==> inputs of v2 <==
==> flow/design.v <==
`timescale 1ns / 1ps
module compl_mul(
   input logic clk_i, 
   input logic srst_i,
   input logic signed [17:0]data_a_i_i,   
   input logic signed [17:0]data_a_q_i,   
   input logic signed [17:0]data_b_i_i,   
   input logic signed [17:0]data_b_q_i,   
   output  logic signed  [36:0]data_i_o,    
   output  logic signed [36:0]data_q_o     
   );
   logic signed [35:0] prod_ii, prod_iq, prod_qi, prod_qq;
   assign prod_ii = data_a_i_i * data_b_i_i;
   assign prod_qq = data_a_q_i * data_b_q_i;
   assign prod_iq = data_a_i_i * data_b_q_i;
   assign prod_qi = data_a_q_i * data_b_i_i;
   always_ff@(posedge clk_i) begin
       if(srst_i)begin
           data_i_o<=0;
           data_q_o<=0;
       end
       else begin
           data_i_o<=prod_ii-prod_qq;
           data_q_o<=prod_iq+prod_qi;
       end
   end
endmodule
==> flow/run.sh <==
#!/bin/bash
# the make line also repeats each setting of config.mk as NAME=value (left out here)
make -C /OpenROAD-flow-scripts/flow DESIGN_CONFIG=/design/flow/config.mk WORK_HOME=/design/flow/orfs CLKGATE_MAP_FILE= finish
==> flow/config.mk <==
export PLATFORM = sky130hd
export DESIGN_NAME = compl_mul
export DESIGN_NICKNAME = compl_mul
export VERILOG_FILES = /design/flow/design.v
export SDC_FILE = /design/flow/constraint.sdc
export NUM_CORES = 4
export LEC_CHECK = 0
export CAP_MARGIN = 40
export CORE_MARGIN = 2
export CORE_UTILIZATION = 47
export GPL_ROUTABILITY_DRIVEN = 0
export GPL_TIMING_DRIVEN = 0
export SETUP_SLACK_MARGIN = 3.98
export SLEW_MARGIN = 20
==> flow/constraint.sdc <==
create_clock -name core_clock -period 16.0 [get_ports {clk_i}]
set_input_delay 3.2000 -clock core_clock [delete_from_list [all_inputs] [get_ports {clk_i}]]
set_output_delay 3.2000 -clock core_clock [all_outputs]
set_load 0.01 [all_outputs]
==> v25 (differences from v2) <==
- CAP_MARGIN: 40 -> 20
- CORE_UTILIZATION: 47 -> 66
- GPL_ROUTABILITY_DRIVEN: 0 -> unset
- GPL_TIMING_DRIVEN: 0 -> unset
- SETUP_SLACK_MARGIN: 3.98 -> unset
==> flow/constraint.sdc (replaced) <==
create_clock -name core_clock -period 8.0 [get_ports {clk_i}]
set_input_delay 1.6000 -clock core_clock [delete_from_list [all_inputs] [get_ports {clk_i}]]
set_output_delay 1.6000 -clock core_clock [all_outputs]
set_load 0.01 [all_outputs]
==> v34 (differences from v2) <==
- ABC_AREA: unset -> 1
- CAP_MARGIN: 40 -> 10
- CORE_UTILIZATION: 47 -> 40
- GPL_ROUTABILITY_DRIVEN: 0 -> unset
- GPL_TIMING_DRIVEN: 0 -> unset
- SETUP_SLACK_MARGIN: 3.98 -> unset
==> comparison <==
v34 ran to the end with no violations. v2 ran to the end with no violations. v25 finished but failed the layout checks on negative setup slack. Sequential share of layout area: v2 > v34 > v25. The highest via count belongs to v34, the lowest to v2. Between v2 and v34, the lower non-clock buffer count is in v34 (gap 289). Die size: v34 > v2 > v25. Of v2 and v25, v25 has the higher global-route usage (gap 7.7 points). Synthesized cell count is the same in v25 and v2. Worst setup slack: v34 > v2 > v25.
==> figures <==
item	v34	v2	v25
Outcome	finished clean	finished clean	finished with violations
Reasons for failing layout checks	-	-	negative setup slack
Vias after detailed routing	40300	38100	39000
Instance count on the critical path	28	24	25
Number of logged tool warnings	33	34	38
CP Launch Point	data_a_q_i[17]	data_b_q_i[12]	data_b_i_i[14]
Routed len/inst	20.3 µm	24.9 µm	21.6 µm
Final wirelength	166000 µm	177000 µm	153000 µm
Dpl ws	4.61 ns	3.65 ns	-1.24 ns
XORs/XNORs by Area	0.444%	1.70%	1.70%
Tap cell count	1755	1403	1030
Clk tree area frac	0.495%	0.619%	0.524%
Cell count listed in synth_stat.txt	6480	5407	5407
Non-clock buffers, area share	3.12%	6.64%	15.5%
Worst-path fanout max	36	11	6
Simple-gate portion of the synthesized area	13.8%	14.2%	14.2%

==> inputs of fjord <==
RTL: the design.v shown in full above, as it stands there.
export LEC_CHECK = 0
export ABC_AREA = 1
export CAP_MARGIN = 20
export CORE_MARGIN = 2
export CORE_UTILIZATION = 54
export CTS_CLUSTER_DIAMETER = 385
export CTS_CLUSTER_SIZE = 99
export SLEW_MARGIN = 20
create_clock -name core_clock -period 9.57 [get_ports {clk_i}]
run.sh (not shown) runs the stock make flow with config.mk's settings and CLKGATE_MAP_FILE=.
==> zinc: changes against fjord <==
Settings changed: ABC_AREA 1 to not set, CORE_ASPECT_RATIO set to 0.5, CORE_UTILIZATION 54 to 72, CTS_CLUSTER_DIAMETER 385 to 347, CTS_CLUSTER_SIZE 99 to 92, PLACE_DENSITY set to 0.78, SETUP_SLACK_MARGIN set to 0.88, TNS_END_PERCENT set to 10.
==> flow/constraint.sdc (replaced) <==
create_clock -name core_clock -period 6.55 [get_ports {clk_i}]
set_input_delay 1.3100 -clock core_clock [delete_from_list [all_inputs] [get_ports {clk_i}]]
set_output_delay 1.3100 -clock core_clock [all_outputs]
set_load 0.01 [all_outputs]
==> results <==
Finish-stage setup viols: fjord 0; zinc 56
Worst hold margin: fjord 2380 ps; zinc 1570 ps
Adder-cell share of the synthesized area: fjord 0.628; zinc 0.657
Post-synthesis sequential area ratio: fjord 0.0278; zinc 0.0291
Total Wirelength: fjord 164000 µm; zinc 191000 µm
Clk tree area frac: fjord 0.00568; zinc 0.00497
Critical path arrival: fjord 9510 ps; zinc 8500 ps
Share of the synthesized area in the top cell type: fjord 0.553; zinc 0.578
Clock buffers: fjord 9; zinc 10
Min-Delay Path Depth: fjord 3; zinc 2
Number of nets at floorplan: fjord 8347; zinc 7274
Layout overhead on the synthesized area: fjord 7.53%; zinc 25.0%
Status: fjord timing/DRC/antenna clean; zinc finished with violations
Violated checks: fjord -; zinc setup timing
Proportion of final cell area spent on non-clock buffers: fjord 0.0558; zinc 0.166
WL met1: fjord 66600 µm; zinc 58800 µm
Instance count of the mapped netlist: fjord 6480; zinc 5407

==> inputs of run P <==
Starts from the design.v that is shown in full above.
Settings: LEC_CHECK=0, CAP_MARGIN=20, CORE_MARGIN=2, CORE_UTILIZATION=72, MAX_ROUTING_LAYER=met4, PLACE_DENSITY_LB_ADDON=0.25, SLEW_MARGIN=20; clock period 7.97 ns.
==> inputs of run K, as changes to run P <==
--- a/flow/config.mk
+++ b/flow/config.mk
@@ -8,6 +8,4 @@
 export CAP_MARGIN = 20
 export CORE_MARGIN = 2
-export CORE_UTILIZATION = 72
-export MAX_ROUTING_LAYER = met4
-export PLACE_DENSITY_LB_ADDON = 0.25
+export CORE_UTILIZATION = 40
 export SLEW_MARGIN = 20
==> flow/constraint.sdc (replaced) <==
create_clock -name core_clock -period 11.8 [get_ports {clk_i}]
set_input_delay 2.3600 -clock core_clock [delete_from_list [all_inputs] [get_ports {clk_i}]]
set_output_delay 2.3600 -clock core_clock [all_outputs]
set_load 0.01 [all_outputs]
==> results.cfg <==
; synthesis and place-and-route metrics
[global_route]
grt.met2_usage_pct = 36.4
grt_use_total_pct = 20.9
grt_remaining_overflow = 0
use_met3_pct = 2.16

[floorplanning]
fp-utilization_pct = 40.4
dieHeight_um = 361
core-area_um2 = 126000
rows = 130

[place]
gp_congestion = 0.844
place_area_um2 = 54300
placedCellCount = 7039
dp_hpwl_um = 106000
pre_cts_slack_ps = 829

[routing]
drtAntennaViolNets = 0

[synthesis]
synth_cell_types = 58

[clocking]
cts_setup_buffers = 0
cts_resized = 0

[outcome]
outcome = finished clean
the above is filed under run K

==> results.cfg <==
; generated from flow reports
[outcome]
failing_step = global routing
stop_error = [ERROR GRT-0232] Routing congestion too high. Check the congestion heatmap in the GUI.
outcome = stopped before the end

[place]
place_area_um2 = 58300
placedCellCount = 6765

[synthesis]
synth_cell_types = 58

[floorplanning]
fp-utilization_pct = 72.7
core-area_um2 = 70000
rows = 97

[global_route]
grt.met2_usage_pct = 97.4
the above is filed under run P


==> juniper: inputs <==
RTL: the design.v shown in full above, as it stands there.
clock: 7.72 ns
lec_check: 0
cap_margin: 35
cell_pad_in_sites_detail_placement: 0
cell_pad_in_sites_global_placement: 0
core_margin: 2
core_utilization: 72
cts_cluster_diameter: 194
gpl_timing_driven: 1
max_routing_layer: met4
setup_slack_margin: 0.58
slew_margin: 20
==> inputs of willow, as changes to juniper <==
ABC_AREA = 1   (was unset)
CAP_MARGIN = 20   (was 35)
CELL_PAD_IN_SITES_DETAIL_PLACEMENT = unset   (was 0)
CELL_PAD_IN_SITES_GLOBAL_PLACEMENT = unset   (was 0)
CORE_UTILIZATION = 44   (was 72)
CTS_CLUSTER_DIAMETER = unset   (was 194)
GPL_TIMING_DRIVEN = unset   (was 1)
MAX_ROUTING_LAYER = unset   (was met4)
SETUP_SLACK_MARGIN = unset   (was 0.58)
==> flow/constraint.sdc (replaced) <==
create_clock -name core_clock -period 9.57 [get_ports {clk_i}]
set_input_delay 1.9140 -clock core_clock [delete_from_list [all_inputs] [get_ports {clk_i}]]
set_output_delay 1.9140 -clock core_clock [all_outputs]
set_load 0.01 [all_outputs]
==> inputs of maple, as changes to juniper <==
CAP_MARGIN = 20   (was 35)
CELL_PAD_IN_SITES_DETAIL_PLACEMENT = unset   (was 0)
CELL_PAD_IN_SITES_GLOBAL_PLACEMENT = unset   (was 0)
CORE_UTILIZATION = 70   (was 72)
CTS_CLUSTER_DIAMETER = unset   (was 194)
CTS_CLUSTER_SIZE = 37   (was unset)
GPL_TIMING_DRIVEN = unset   (was 1)
SETUP_SLACK_MARGIN = unset   (was 0.58)
==> flow/constraint.sdc (replaced) <==
create_clock -name core_clock -period 8.0 [get_ports {clk_i}]
set_input_delay 1.6000 -clock core_clock [delete_from_list [all_inputs] [get_ports {clk_i}]]
set_output_delay 1.6000 -clock core_clock [all_outputs]
set_load 0.01 [all_outputs]
==> results <==
juniper did not get past global routing (5_1_grt) on GRT-0232. maple completed, yet does not pass: setup timing. willow completed with no timing, DRC or antenna violations. Against willow, the wire length of maple is higher by 4.9%. In willow the core utilization is lower than in maple, by 41 points. Sequential cell count is the same in willow and maple. Via count: willow is smaller than maple (4.3%). Of willow and maple, willow has the higher critical path depth (gap 4). Of maple and willow, willow has the higher synthesized cell count (gap 17%, measured against willow). Of willow and juniper, willow has the higher die size (gap 70%, measured against juniper). Non-clock buffer count: willow is lower than maple (631). Between willow and maple, the lower hold slack is in maple (gap 0.86 ns).

==> branch xenon <==
Starts from the design.v that is shown in full above.
Settings: LEC_CHECK=0, ABC_AREA=0, CAP_MARGIN=20, CELL_PAD_IN_SITES_GLOBAL_PLACEMENT=1, CORE_ASPECT_RATIO=1.27, CORE_MARGIN=2, CORE_UTILIZATION=48, CTS_CLUSTER_DIAMETER=52, CTS_CLUSTER_SIZE=48, SLEW_MARGIN=20, TNS_END_PERCENT=20; clock period 16.0 ns.
==> inputs of branch sierra, as changes to branch xenon <==
- ABC_AREA: 0 -> unset
- CAP_MARGIN: 20 -> 30
- CELL_PAD_IN_SITES_GLOBAL_PLACEMENT: 1 -> unset
- CORE_ASPECT_RATIO: 1.27 -> unset
- CORE_UTILIZATION: 48 -> 72
- CTS_CLUSTER_DIAMETER: 52 -> unset
- CTS_CLUSTER_SIZE: 48 -> 37
- MAX_ROUTING_LAYER: unset -> met4
- PLACE_DENSITY: unset -> 0.67
- TNS_END_PERCENT: 20 -> unset
==> flow/constraint.sdc (replaced) <==
create_clock -name core_clock -period 8.0 [get_ports {clk_i}]
set_input_delay 1.6000 -clock core_clock [delete_from_list [all_inputs] [get_ports {clk_i}]]
set_output_delay 1.6000 -clock core_clock [all_outputs]
set_load 0.01 [all_outputs]
==> inputs of branch harbor, as changes to branch xenon <==
- CORE_ASPECT_RATIO: 1.27 -> 0.5
- CORE_MARGIN: 2 -> 8
- CORE_UTILIZATION: 48 -> 60
- CTS_CLUSTER_DIAMETER: 52 -> 377
- CTS_CLUSTER_SIZE: 48 -> 97
- PLACE_DENSITY: unset -> 0.53
==> inputs of branch umber, as changes to branch xenon <==
- CORE_UTILIZATION: 48 -> 60
- CTS_CLUSTER_DIAMETER: 52 -> 377
- CTS_CLUSTER_SIZE: 48 -> 97
==> notes <==
Branch umber finished clean. Branch sierra aborted during global routing. Branch harbor ran to the end with no violations. Branch xenon produced a clean layout. The lowest worst hold slack belongs to branch xenon, the highest to branch harbor. Sequential share of layout area, highest first: branch umber, branch harbor, branch xenon. In branch xenon the design area is larger than in branch harbor, by 0.66%.

==> run a <==
RTL: the design.v shown in full above, as it stands there.
make LEC_CHECK=0 ABC_AREA=0 CAP_MARGIN=40 CORE_ASPECT_RATIO=0.98 CORE_MARGIN=2 CORE_UTILIZATION=55 CTS_CLUSTER_DIAMETER=194 GPL_ROUTABILITY_DRIVEN=0 GPL_TIMING_DRIVEN=0 HOLD_SLACK_MARGIN=0.05 MAX_ROUTING_LAYER=met4 MIN_ROUTING_LAYER=met1 SLEW_MARGIN=0 TNS_END_PERCENT=90 finish   # period 8.11 ns
==> run b (differences from run a) <==
ABC_AREA = not set   (was 0)
CAP_MARGIN = 20   (was 40)
CORE_ASPECT_RATIO = not set   (was 0.98)
CORE_UTILIZATION = 25   (was 55)
CTS_CLUSTER_DIAMETER = not set   (was 194)
GPL_ROUTABILITY_DRIVEN = not set   (was 0)
GPL_TIMING_DRIVEN = not set   (was 0)
HOLD_SLACK_MARGIN = not set   (was 0.05)
MAX_ROUTING_LAYER = not set   (was met4)
MIN_ROUTING_LAYER = not set   (was met1)
SLEW_MARGIN = 20   (was 0)
TNS_END_PERCENT = not set   (was 90)
==> flow/constraint.sdc (replaced) <==
create_clock -name core_clock -period 11.8 [get_ports {clk_i}]
set_input_delay 2.3600 -clock core_clock [delete_from_list [all_inputs] [get_ports {clk_i}]]
set_output_delay 2.3600 -clock core_clock [all_outputs]
set_load 0.01 [all_outputs]
==> run c (differences from run a) <==
ABC_AREA = not set   (was 0)
CAP_MARGIN = 20   (was 40)
CORE_ASPECT_RATIO = not set   (was 0.98)
CORE_UTILIZATION = 70   (was 55)
CTS_CLUSTER_DIAMETER = 332   (was 194)
CTS_CLUSTER_SIZE = 37   (was not set)
GPL_ROUTABILITY_DRIVEN = not set   (was 0)
GPL_TIMING_DRIVEN = not set   (was 0)
HOLD_SLACK_MARGIN = 0.29   (was 0.05)
MAX_ROUTING_LAYER = not set   (was met4)
MIN_ROUTING_LAYER = not set   (was met1)
SLEW_MARGIN = 20   (was 0)
TNS_END_PERCENT = not set   (was 90)
==> flow/constraint.sdc (replaced) <==
create_clock -name core_clock -period 7.28 [get_ports {clk_i}]
set_input_delay 1.4560 -clock core_clock [delete_from_list [all_inputs] [get_ports {clk_i}]]
set_output_delay 1.4560 -clock core_clock [all_outputs]
set_load 0.01 [all_outputs]
==> notes <==
The lowest design area belongs to run b, the highest to run c. Against run a, the core utilization of run b is lower by 39 points. The lowest non-clock buffer count belongs to run b, the highest to run c. In sequential cell count, run a and run b do not differ. Run c finished but failed the layout checks on negative setup slack. Run b completed with no timing, DRC or antenna violations. Run a finished but failed the layout checks on negative setup slack. In run c the cell count is larger than in run a, by 2.8%. Synthesized cell count is the same in run c and run a. Synthesized area is the same in run a and run b. Against run a, the first-iteration DRC count of run c is higher by 51%. Between run a and run b, the lower global-route usage is in run b (gap 27 points).
